== oak ==
// mult16_top
module mult16_top (
  input         clk,
  input  [15:0] a,
  input  [15:0] b,
  output [31:0] p
);
clock: 7.94 ns
lec_check: 0
abc_area: 1
cap_margin: 20
core_margin: 2
core_utilization: 72
cts_cluster_diameter: 370
cts_cluster_size: 98
setup_slack_margin: -0.77
slew_margin: 20
tns_end_percent: 40
run.sh (not shown) runs the stock make flow with config.mk's settings and CLKGATE_MAP_FILE=.
STATUS run=oak STAGES=ALL_DONE FINAL_CHECKS=FAILED CAUSE=negative setup slack
> inputs changed (oak -> pine)
Settings: ABC_AREA no longer set, was 1; CTS_CLUSTER_SIZE no longer set, was 98; SETUP_SLACK_MARGIN no longer set, was -0.77; TNS_END_PERCENT no longer set, was 40; CORE_UTILIZATION now 57, was 72; CTS_CLUSTER_DIAMETER no longer set, was 370; the clock period (ns, I/O delays scaled along) now 7.89, was 7.94.
Taking oak as the reference point, the chip area from the yosys synthesis statistics of pine falls by 320 um2.
Design area of oak is on par with pine.
Final total negative setup slack: pine lower than oak
In pine, the data arrival time of the critical path came out 0.02 ns above the value in oak.
There was hardly any difference in remaining routing DRC violations between oak and pine.
Nothing crashed in pine and all stages finished; the problem is that the final layout failed, the offending checks being negative setup slack.
Global routing met3 resource utilization (lower): pine
Compared to oak, pine leaves more free space in the core.
Setup changes, pine to birch
Settings: an added PLACE_DENSITY of 0.68; a change of CORE_UTILIZATION from 57 to 72; a change of the clock period (ns, I/O delays scaled along) from 7.89 to 12.0.
Results
pine completed end to end; final checks failed (negative setup slack).
Although it ran to completion, birch produced a layout that fails the final checks because of negative setup slack.
Tally of filler cells in the layout, birch and pine: lower on birch
Global-route usage for birch: 6.9 points up relative to pine
Compared with pine, birch shows a higher multi-input gate share of the layout cell area.
As far as total stage count of the critical path goes, birch and pine are indistinguishable; the numbers are identical.
NOTE: worst setup slack in birch exceeds that of pine
From pine to birch the numbers moved as follows: growth of design area from synthesis to finish went down.
Input-level comparison between maple and birch:
Settings: PLACE_DENSITY changed from 0.68 to 0.64; ABC_AREA newly set to 0; MAX_ROUTING_LAYER newly set to met5; CELL_PAD_IN_SITES_DETAIL_PLACEMENT newly set to 0; CORE_ASPECT_RATIO newly set to 0.71; CAP_MARGIN changed from 20 to 40.
Results
maple had finished all stages when the layout checks came back failing, citing negative setup slack. Relative to birch, the tap cell count measured on maple has decreased by a few percent. Setup slack: maple less than birch. maple vs birch on via count: maple is the higher one. Relative to birch, top fanout value on the critical path has increased by 1 in maple.

Starting RTL as in the previous note.
export LEC_CHECK = 0
export ABC_AREA = 1
export CAP_MARGIN = 20
export CORE_MARGIN = 2
export CORE_UTILIZATION = 68
export CTS_CLUSTER_DIAMETER = 275
export SLEW_MARGIN = 20
create_clock -name core_clock -period 10.4 [get_ports {clk}]
The first run finished but failed the layout checks on setup timing.
==> next run, changes <==
- ABC_AREA: 1 -> default
- CORE_UTILIZATION: 68 -> 70
- CTS_CLUSTER_DIAMETER: 275 -> default
- clock period: 10.4 -> 3.75 ns (I/O delays scaled with it)
- The new run completed and failed the layout checks on setup timing
- first-iteration DRC count grows by about a fifth
- utilization grows by 6.9 points
- clock skew grows by 12 ps
- cell area grows by a few percent
- worst setup slack degrades by 6600 ps
- global-route usage grows by 1.6 points
- register-to-register slack degrades by 6600 ps
- routed wire length grows by roughly a tenth
- critical path depth shrinks by 1

mult16_top again, from the RTL that the note above started with.
==> flow/design.v (excerpt) <==
module mult16_top (
  input         clk,
  input  [15:0] a,
  input  [15:0] b,
  output [31:0] p
);
Settings: LEC_CHECK=0, ABC_AREA=1, CAP_MARGIN=5, CORE_MARGIN=2, CORE_UTILIZATION=58, CTS_CLUSTER_DIAMETER=328, CTS_CLUSTER_SIZE=98, PLACE_DENSITY_LB_ADDON=0.3, SLEW_MARGIN=20, TNS_END_PERCENT=85; clock period 15.0 ns.
Edit:
==> flow/config.mk (replaced) <==
export PLATFORM = sky130hd
export DESIGN_NAME = mult16_top
export DESIGN_NICKNAME = mult16_top
export VERILOG_FILES = /design/flow/design.v
export SDC_FILE = /design/flow/constraint.sdc
export NUM_CORES = 4
export LEC_CHECK = 0
export CAP_MARGIN = 20
export CORE_MARGIN = 2
export CORE_UTILIZATION = 40
export CTS_CLUSTER_SIZE = 100
export SLEW_MARGIN = 20
export TNS_END_PERCENT = 10
After rerunning:
- maximum frequency grows by 0.55%
- sequential share of layout area shrinks by 0.12 points
- synthesized area shrinks by 3.9%
- routed wire length shrinks by 3.2%
- worst setup slack is better by 0.077 ns
- via count shrinks by 4.1%
- hold slack is worse by 0.0063 ns
- design area grows by 0.82%
Edit:
--- a/flow/config.mk
+++ b/flow/config.mk
@@ -7,0 +8 @@
+export ABC_AREA = 0
@@ -10,2 +11,4 @@
-export CORE_UTILIZATION = 40
-export CTS_CLUSTER_SIZE = 100
+export CORE_UTILIZATION = 58
+export CTS_CLUSTER_DIAMETER = 328
+export CTS_CLUSTER_SIZE = 98
+export PLACE_DENSITY = 0.74
@@ -13 +15,0 @@
-export TNS_END_PERCENT = 10
After rerunning: The new run completed with no timing, DRC or antenna violations; core utilization goes up by 19 points; synthesized cell count stays the same; clock skew barely changes; via count goes up slightly; non-clock buffer count stays the same; final area goes down slightly.
Edit:
--- a/flow/config.mk
+++ b/flow/config.mk
@@ -8 +7,0 @@
-export ABC_AREA = 0
@@ -10,5 +9,4 @@
-export CORE_MARGIN = 2
-export CORE_UTILIZATION = 58
-export CTS_CLUSTER_DIAMETER = 328
-export CTS_CLUSTER_SIZE = 98
-export PLACE_DENSITY = 0.74
+export CORE_ASPECT_RATIO = 0.5
+export CORE_MARGIN = 9
+export CORE_UTILIZATION = 40
+export SETUP_SLACK_MARGIN = -1.43
@@ -15,0 +14 @@
+export TNS_END_PERCENT = 5
Result:
- routed wire length grows by a little under a tenth
- cell area increases slightly
- die size increases by well over a third
Edit:
--- a/flow/config.mk
+++ b/flow/config.mk
@@ -7,0 +8 @@
+export ABC_AREA = 1
@@ -9,2 +10,3 @@
-export CORE_ASPECT_RATIO = 0.5
-export CORE_MARGIN = 9
+export CELL_PAD_IN_SITES_GLOBAL_PLACEMENT = 3
+export CORE_ASPECT_RATIO = 0.85
+export CORE_MARGIN = 2
@@ -12 +14,2 @@
-export SETUP_SLACK_MARGIN = -1.43
+export CTS_CLUSTER_DIAMETER = 54
+export GPL_TIMING_DRIVEN = 0
@@ -14 +16,0 @@
-export TNS_END_PERCENT = 5
Effect: The new run produced a clean layout. Utilization increases by 1.9 points. Cell area climbs by roughly a tenth. Via count went up by a little under a tenth. Hold slack loses 0.11 ns.
